Setup of alpha:
==> flow/design.v (excerpt) <==
module datapath(output [6:0] display, days, output [3:0] segment, output am, pm, dblink, Sound, Vcc_out, input Next, Up, SetTime, SetAlarm, Snooze, Stop, Mute, Clr, Clk_sys);
Size: ~1500 cells after synthesis, ~220 flip-flops, roughly 32 I/O pins, about 14000 um2 of cells after synthesis.
==> flow/config.mk <==
export PLATFORM = sky130hd
export DESIGN_NAME = datapath
export DESIGN_NICKNAME = datapath
export VERILOG_FILES = /design/flow/design.v
export SDC_FILE = /design/flow/constraint.sdc
export NUM_CORES = 4
export LEC_CHECK = 0
export CAP_MARGIN = 20
export CORE_MARGIN = 2
export CORE_UTILIZATION = 72
export CTS_CLUSTER_DIAMETER = 28
export PLACE_DENSITY_LB_ADDON = 0.01
export SETUP_SLACK_MARGIN = 1.23
export SLEW_MARGIN = 20
==> flow/constraint.sdc <==
create_clock -name core_clock -period 4.69 [get_ports {Clk_sys}]
set_input_delay 0.9380 -clock core_clock [delete_from_list [all_inputs] [get_ports {Clk_sys}]]
set_output_delay 0.9380 -clock core_clock [all_outputs]
set_load 0.01 [all_outputs]
run.sh (not shown) runs the stock make flow with config.mk's settings and CLKGATE_MAP_FILE=.
Here is what was changed in the inputs of beta compared with alpha.
diff --git a/flow/config.mk b/flow/config.mk
--- a/flow/config.mk
+++ b/flow/config.mk
@@ -8,7 +8,4 @@
 export CAP_MARGIN = 20
 export CORE_MARGIN = 2
-export CORE_UTILIZATION = 72
-export CTS_CLUSTER_DIAMETER = 28
-export PLACE_DENSITY_LB_ADDON = 0.01
-export SETUP_SLACK_MARGIN = 1.23
+export CORE_UTILIZATION = 58
 export SLEW_MARGIN = 20
==> flow/constraint.sdc <==
create_clock -name core_clock -period 8.42 [get_ports {Clk_sys}]
set_input_delay 1.6840 -clock core_clock [delete_from_list [all_inputs] [get_ports {Clk_sys}]]
set_output_delay 1.6840 -clock core_clock [all_outputs]
set_load 0.01 [all_outputs]
## What came out
Core utilization: beta < alpha. Between beta and alpha, it is beta whose count of plain and timing-repair buffers in the layout is lower, by 29. alpha → beta: aggregate routed wire length down 6.1 mm; share of synthesized registers carrying an async set or reset flat. Met1 track utilization from global routing (higher): alpha. beta: post-detailed-route wirelength per cell lower than alpha. First-iteration DRC count of beta falls short of that of alpha by more than a quarter. When beta is set beside alpha, its clock latency on the worst-skew pair turns out to be 0.02 ns smaller. Total of max-cap violations: alpha vs beta, no meaningful difference.
--- input diff beta..gamma ---
diff --git a/flow/config.mk b/flow/config.mk
--- a/flow/config.mk
+++ b/flow/config.mk
@@ -7,5 +7,8 @@
 export LEC_CHECK = 0
 export CAP_MARGIN = 20
+export CELL_PAD_IN_SITES_GLOBAL_PLACEMENT = 1
 export CORE_MARGIN = 2
-export CORE_UTILIZATION = 58
+export CORE_UTILIZATION = 40
+export CTS_CLUSTER_SIZE = 70
+export GPL_ROUTABILITY_DRIVEN = 0
 export SLEW_MARGIN = 20
==> flow/constraint.sdc <==
create_clock -name core_clock -period 20.0 [get_ports {Clk_sys}]
set_input_delay 4.0000 -clock core_clock [delete_from_list [all_inputs] [get_ports {Clk_sys}]]
set_output_delay 4.0000 -clock core_clock [all_outputs]
set_load 0.01 [all_outputs]
Findings:
gamma went all the way through synthesis, placement and routing and the layout is clean on timing, DRC and antenna.
Lower clock power goes to gamma over beta.
Number of non-clock buffers in the layout, beta and gamma: lower on beta
Relative to beta, routed wire length increased by 10% in gamma.
Between beta and gamma, the clock-buffer cell count is lower for beta.
#### Input delta (delta over gamma)
==> flow/config.mk <==
export PLATFORM = sky130hd
export DESIGN_NAME = datapath
export DESIGN_NICKNAME = datapath
export VERILOG_FILES = /design/flow/design.v
export SDC_FILE = /design/flow/constraint.sdc
export NUM_CORES = 4
export LEC_CHECK = 0
export CAP_MARGIN = 20
export CORE_MARGIN = 2
export CORE_UTILIZATION = 72
export PLACE_DENSITY = 0.64
export SLEW_MARGIN = 20
==> flow/constraint.sdc <==
create_clock -name core_clock -period 11.4 [get_ports {Clk_sys}]
set_input_delay 2.2800 -clock core_clock [delete_from_list [all_inputs] [get_ports {Clk_sys}]]
set_output_delay 2.2800 -clock core_clock [all_outputs]
set_load 0.01 [all_outputs]
## What came out
- Every run (gamma and delta) finished clean.
- Via density per instance was lower in the run labelled gamma.
- Wire length reported by the detailed router: delta better than gamma
- Combinational cell area excluding buffers and inverters essentially unchanged between gamma and delta.
- Via count: higher on delta
- | total instance count after detailed placement | delta vs gamma | about 10% lower |
- Worst slack after detailed placement was higher in the run labelled gamma.
- Compared with gamma, delta instantiates a smaller number of cells.
Edits applied to the flow inputs when going from delta to epsilon:
diff --git a/flow/config.mk b/flow/config.mk
--- a/flow/config.mk
+++ b/flow/config.mk
@@ -8,5 +8,4 @@
 export CAP_MARGIN = 20
 export CORE_MARGIN = 2
-export CORE_UTILIZATION = 72
-export PLACE_DENSITY = 0.64
+export CORE_UTILIZATION = 64
 export SLEW_MARGIN = 20
==> flow/constraint.sdc <==
create_clock -name core_clock -period 13.5 [get_ports {Clk_sys}]
set_input_delay 2.7000 -clock core_clock [delete_from_list [all_inputs] [get_ports {Clk_sys}]]
set_output_delay 2.7000 -clock core_clock [all_outputs]
set_load 0.01 [all_outputs]
==> comparison <==
delta has higher fraction of the cycle the final worst path needs than epsilon. Standby leakage power, epsilon vs delta: up slightly. The run showing the smaller met2 global-route usage is epsilon.

* * *

datapath again, from the RTL that the note above started with.
export LEC_CHECK = 0
export ABC_AREA = 1
export CAP_MARGIN = 20
export CELL_PAD_IN_SITES_DETAIL_PLACEMENT = 2
export CELL_PAD_IN_SITES_GLOBAL_PLACEMENT = 1
export CORE_MARGIN = 2
export CORE_UTILIZATION = 40
export CTS_CLUSTER_DIAMETER = 46
export CTS_CLUSTER_SIZE = 70
export GPL_ROUTABILITY_DRIVEN = 1
export MAX_ROUTING_LAYER = met4
export SLEW_MARGIN = 20
create_clock -name core_clock -period 6.68 [get_ports {Clk_sys}]
The first run passed the timing, design-rule and antenna checks.
Edit:
==> flow/config.mk (replaced) <==
export PLATFORM = sky130hd
export DESIGN_NAME = datapath
export DESIGN_NICKNAME = datapath
export VERILOG_FILES = /design/flow/design.v
export SDC_FILE = /design/flow/constraint.sdc
export NUM_CORES = 4
export LEC_CHECK = 0
export CAP_MARGIN = 20
export CORE_MARGIN = 2
export CORE_UTILIZATION = 40
export SLEW_MARGIN = 20
==> flow/constraint.sdc (replaced) <==
create_clock -name core_clock -period 5.19 [get_ports {Clk_sys}]
set_input_delay 1.0380 -clock core_clock [delete_from_list [all_inputs] [get_ports {Clk_sys}]]
set_output_delay 1.0380 -clock core_clock [all_outputs]
set_load 0.01 [all_outputs]
Worst setup slack got worse by 1.0 ns.
Non-clock buffer count grows by 12.
Synthesized area shrinks by 2.2%.
Wire length shrinks by 31%.
Edit:
--- a/flow/config.mk
+++ b/flow/config.mk
@@ -8 +8 @@
-export CAP_MARGIN = 20
+export CAP_MARGIN = 15
@@ -10 +10,2 @@
-export CORE_UTILIZATION = 40
+export CORE_UTILIZATION = 66
+export SETUP_SLACK_MARGIN = 1.37
==> flow/constraint.sdc (replaced) <==
create_clock -name core_clock -period 5.22 [get_ports {Clk_sys}]
set_input_delay 1.0440 -clock core_clock [delete_from_list [all_inputs] [get_ports {Clk_sys}]]
set_output_delay 1.0440 -clock core_clock [all_outputs]
set_load 0.01 [all_outputs]
=> The new run completed with no timing, DRC or antenna violations; die size shrinks by well over a third; utilization grows by 30 points; power grows slightly; flip-flop count stays the same.

* * *

Setup of run 1:
Starting RTL as in the previous note.
make LEC_CHECK=0 ABC_AREA=1 CAP_MARGIN=40 CORE_MARGIN=2 CORE_UTILIZATION=71 CTS_CLUSTER_SIZE=13 HOLD_SLACK_MARGIN=0.28 PLACE_DENSITY=0.47 SETUP_SLACK_MARGIN=-0.26 SLEW_MARGIN=20 finish   # period 5.69 ns
Every stage of the flow completed for run 1, and the final layout passed the timing, design-rule and antenna checks.
Relative to run 1, the following input files were edited for run 2:
==> flow/config.mk <==
export PLATFORM = sky130hd
export DESIGN_NAME = datapath
export DESIGN_NICKNAME = datapath
export VERILOG_FILES = /design/flow/design.v
export SDC_FILE = /design/flow/constraint.sdc
export NUM_CORES = 4
export LEC_CHECK = 0
export CAP_MARGIN = 20
export CORE_MARGIN = 2
export CORE_UTILIZATION = 40
export SLEW_MARGIN = 20
==> flow/constraint.sdc <==
create_clock -name core_clock -period 8.42 [get_ports {Clk_sys}]
set_input_delay 1.6840 -clock core_clock [delete_from_list [all_inputs] [get_ports {Clk_sys}]]
set_output_delay 1.6840 -clock core_clock [all_outputs]
set_load 0.01 [all_outputs]
Results
Compared with run 1, total power in run 2 decreased by more than a quarter.
Maximum number of pins on one net before global-route repair grows by more than 10% when moving from run 1 to run 2.
The run with more setup slack is run 2; run 1 has less.
Re global-route usage: run 1 and run 2 aren't equal, and the higher value belongs to run 1.

* * *

Setup of run a:
datapath again, from the RTL that the note above started with.
Design datapath, start of the top module:
module datapath(output [6:0] display, days, output [3:0] segment, output am, pm, dblink, Sound, Vcc_out, input Next, Up, SetTime, SetAlarm, Snooze, Stop, Mute, Clr, Clk_sys);
Settings: LEC_CHECK=0, CAP_MARGIN=5, CELL_PAD_IN_SITES_GLOBAL_PLACEMENT=3, CORE_ASPECT_RATIO=1.43, CORE_MARGIN=9, CORE_UTILIZATION=61, CTS_CLUSTER_DIAMETER=349, HOLD_SLACK_MARGIN=0.24, MAX_ROUTING_LAYER=met4, PLACE_DENSITY_LB_ADDON=0.02, SLEW_MARGIN=20, TNS_END_PERCENT=70; clock period 20.0 ns.
Run a: it failed with a tool error in global placement without I/O, so there are no final results.
### run a -> run b
Settings: CAP_MARGIN now 0, was 5; CELL_PAD_IN_SITES_GLOBAL_PLACEMENT no longer set, was 3; HOLD_SLACK_MARGIN no longer set, was 0.24; CORE_UTILIZATION now 72, was 61; SETUP_SLACK_MARGIN now 3.3, previously not set; TNS_END_PERCENT no longer set, was 70; CORE_MARGIN now 2, was 9; CTS_CLUSTER_DIAMETER now 39, was 349; CORE_ASPECT_RATIO no longer set, was 1.43; the clock period (ns, I/O delays scaled along) now 11.2, was 20.0.
==> comparison <==
Run b: PASS, flow complete, no timing, DRC or antenna violations. Of run a and run b, the run reporting the higher die size was run a. Reported for run a and run b, yosys-reported design area after synthesis turned out identical to the last digit. Run b vs. run a: post-synthesis share of cell area spent on xor and xnor gates level, width of the chip moved down, number of cells in Yosys stat level. Against run a, run b comes in 23% lower on cell row count. Core box area shrinks by more than 10% when moving from run a to run b. As far as register share after synthesis goes, run b and run a are indistinguishable; the numbers are identical.

* * *

== red ==
datapath again, from the RTL that the note above started with.
Settings: LEC_CHECK=0, CAP_MARGIN=40, CELL_PAD_IN_SITES_DETAIL_PLACEMENT=1, CELL_PAD_IN_SITES_GLOBAL_PLACEMENT=1, CORE_MARGIN=2, CORE_UTILIZATION=41, GPL_TIMING_DRIVEN=1, PLACE_DENSITY_LB_ADDON=0.05, SETUP_SLACK_MARGIN=-0.1, SLEW_MARGIN=20; clock period 4.66 ns.
Input-level comparison between blue and red:
Settings: CAP_MARGIN now 20, was 40; CORE_UTILIZATION now 40, was 41; SETUP_SLACK_MARGIN now 2.18, was -0.1; CELL_PAD_IN_SITES_GLOBAL_PLACEMENT no longer set, was 1; CELL_PAD_IN_SITES_DETAIL_PLACEMENT no longer set, was 1; GPL_TIMING_DRIVEN no longer set, was 1; PLACE_DENSITY_LB_ADDON no longer set, was 0.05; the clock period (ns, I/O delays scaled along) now 8.42, was 4.66.
[summary]
blue finished every stage and its layout cleared the timing, design-rule and antenna checks. When blue is set beside red, its worst reg-to-reg setup slack turns out to be 3.46 ns larger. Setup slack delta (blue − red): favourable. Comparing overall die area for blue and red, the smaller number came from red. NOTE: setup slack after placement in blue exceeds that of red. blue vs red on total length of routed met2 wires: blue is the lower one.
Changes in green relative to blue:
Settings: CORE_UTILIZATION changed from 40 to 65; SETUP_SLACK_MARGIN removed (was 2.18); the clock period (ns, I/O delays scaled along) changed from 8.42 to 5.47.
==> comparison <==
blue did not stop at any stage, and its layout met the timing, design-rule and antenna checks.
Every stage of the flow completed for green, and the final layout passed the timing, design-rule and antenna checks.
Comparing green and blue, worst setup slack is lower on green.
In the reports for green and blue, the larger share of the final layout cell area in multi-input gates belongs to green.
Going from blue to green, total non-filler cell area in the finished layout fell by 1.2%; fraction of the core area occupied by cells at floorplan moved up.
--- input diff green..orange ---
Settings: a change of CORE_UTILIZATION from 65 to 66; a change of the clock period (ns, I/O delays scaled along) from 5.47 to 13.4.
Findings:
orange | stages: all done | timing, DRC, antenna: all pass
Summary of orange over green: path length in cells of the critical path now smaller; yosys cell count comparable.
Wire length of the first global-routing pass in orange is 2.8% higher than in green
In terms of cell area, green and orange differ only marginally.
orange ends up with a transition time at the pin with the least slew margin that is 0.10 ns higher than in green.
From green to orange, synthesized area did not move at all.
Number of buffers other than clock buffers in the final layout (orange over green): decrease, 4
Going from green to orange, maximum single-stage delay on the critical path increased 0.26 ns, relative area change from synthesis to final layout about even, via-per-instance ratio saw an increase.
Utilization green -> orange: up

* * *

== build 51 ==
datapath again, from the RTL that the note above started with.
==> flow/config.mk <==
export PLATFORM = sky130hd
export DESIGN_NAME = datapath
export DESIGN_NICKNAME = datapath
export VERILOG_FILES = /design/flow/design.v
export SDC_FILE = /design/flow/constraint.sdc
export NUM_CORES = 4
export LEC_CHECK = 0
export CAP_MARGIN = 20
export CORE_ASPECT_RATIO = 0.87
export CORE_MARGIN = 2
export CORE_UTILIZATION = 72
export CTS_CLUSTER_DIAMETER = 366
export CTS_CLUSTER_SIZE = 28
export PLACE_DENSITY = 0.35
export SETUP_SLACK_MARGIN = 1.35
export SLEW_MARGIN = 5
export TNS_END_PERCENT = 15
==> flow/constraint.sdc <==
create_clock -name core_clock -period 4.68 [get_ports {Clk_sys}]
set_input_delay 0.9360 -clock core_clock [delete_from_list [all_inputs] [get_ports {Clk_sys}]]
set_output_delay 0.9360 -clock core_clock [all_outputs]
set_load 0.01 [all_outputs]
The following lists how build 59 was set up differently from build 51:
Settings: TNS_END_PERCENT removed (was 15); SLEW_MARGIN changed from 5 to 20; PLACE_DENSITY removed (was 0.35); SETUP_SLACK_MARGIN changed from 1.35 to 1.37; CORE_ASPECT_RATIO removed (was 0.87); CTS_CLUSTER_DIAMETER removed (was 366); PLACE_DENSITY_LB_ADDON newly set to 0.0; CTS_CLUSTER_SIZE removed (was 28); CAP_MARGIN changed from 20 to 15.
Diff build 51 and build 59: maximum VDD drop higher in build 59. Setup WNS build 51 -> build 59: better. Cell count ended up 62 higher on build 59 than on build 51. Relative to build 51, core utilization increased by 2.7 points in build 59. | clock power | build 59 vs build 51 | about 70% higher |. Design area: build 59 > build 51. Sequential share of cell area came out lower on build 59 than on build 51. Cmp build 51 and build 59 / effective utilization at floorplan / higher: build 51.
The inputs of build 83 differ from those of build 59 as listed below.
Settings: CORE_ASPECT_RATIO now 1.39, previously not set; CTS_CLUSTER_SIZE now 10, previously not set; SETUP_SLACK_MARGIN now 1.38, was 1.37; ABC_AREA now 1, previously not set; PLACE_DENSITY_LB_ADDON now 0.12, was 0.0; CAP_MARGIN now 20, was 15.
Build 59 → build 83: logic depth of the worst register-to-register path went up; count of instantiated cells in the yosys netlist picked up an extra 472; power climbed 410 µW; reported leakage power lower; layout clock buffer count lost 7.
Going from build 59 to build 83, iteration tally of the first detailed-router pass grows by 1.
In build 83, the cell count came out 453 above the value in build 59.
Min initial core utilization across build 59 and build 83: build 83

* * *

== v36 ==
datapath again, from the RTL that the note above started with.
clock: 4.68 ns
lec_check: 0
cap_margin: 30
core_margin: 2
core_utilization: 72
cts_cluster_diameter: 389
cts_cluster_size: 18
place_density_lb_addon: 0.0
setup_slack_margin: 1.2
slew_margin: 10
Edits applied to the flow inputs when going from v36 to v34:
- CTS_CLUSTER_SIZE now 19, was 18
- SETUP_SLACK_MARGIN now 1.34, was 1.2
- PLACE_DENSITY_LB_ADDON no longer set, was 0.0
- CTS_CLUSTER_DIAMETER no longer set, was 389
- CAP_MARGIN now 0, was 30
- SLEW_MARGIN now 20, was 10
- PLACE_DENSITY now 0.36, previously not set
v34: no failed stages, no open violations at the end
v36 and v34 ended up with roughly the same maximum frequency.
On standby leakage power: v34 sits above v36.
Comparing number of iterations in the first detailed-routing pass for v36 and v34, the bigger number came from v34.
In the final design statistics, v34 uses more standard cells in total than v36.
Flip-flop and latch share of the layout cell area | v34 below v36
On minimum setup slack in the final design, v36 and v34 are neck and neck.
Sort v36 and v34 by cell count of the worst reg-to-reg path desc -> top: v34
Compared with v36, in v34 power saw an increase, combined global-route utilization of all metal layers went up.
Inputs modified between v34 and v42:
- changing SETUP_SLACK_MARGIN from 1.34 to 0.51
- changing CAP_MARGIN from 0 to 40
- removing PLACE_DENSITY (formerly 0.36)
- setting PLACE_DENSITY_LB_ADDON to 0.28 for the first time
## What came out
Post-placement setup slack was higher in v34 than in v42. Taking v34 as the reference, in v42 cell depth of the worst setup path fell by 1, utilization after layout lost 2.2 points, met2 wire length -2.3%, non-clock buffer count lower. v42 completed every stage of the flow, and the final layout passed the timing, design-rule and antenna checks. When the final numbers for v34 and v42 were put side by side, the number of antenna violations at the first check in global routing turned out to be smaller in v42. Diff v34 -> v42: multi-input gate share of the layout cell area decreased by 0.67 points relative to the old numbers; cell area lost about 2.6%; number of vias per cell shows an increase of 0.91%. Looking at post-route clock period utilization across v34 and v42, the one that comes out higher is v42.
Inputs modified between v42 and v52:
- changing SETUP_SLACK_MARGIN from 0.51 to 1.38
- changing CAP_MARGIN from 40 to 20
- setting ABC_AREA to 1 for the first time
- setting PLACE_DENSITY to 0.39 for the first time
- removing PLACE_DENSITY_LB_ADDON (formerly 0.28)
- changing CTS_CLUSTER_SIZE from 19 to 10
Findings:
Per the final summary, v52 finished and its layout is clean on timing, DRC and antenna.
On number of buffers created by CTS: between v42 and v52, it ends up lower for v42.
Per the comparison of v52 with v42, overall die width +1.6 um; power attributed to the clock group -11%; share of the clock period used by the worst path after layout -12 points.
The via count of v52 exceeds that of v42 by 2445.
Diff v42 -> v52: total stage count of the critical path rose 3, total power after layout picked up an extra 5.9%, worst hold slack higher, peak supply drop now larger, clock buffer instance count of the final layout higher.
Power is estimated from default activity; no workload was simulated.
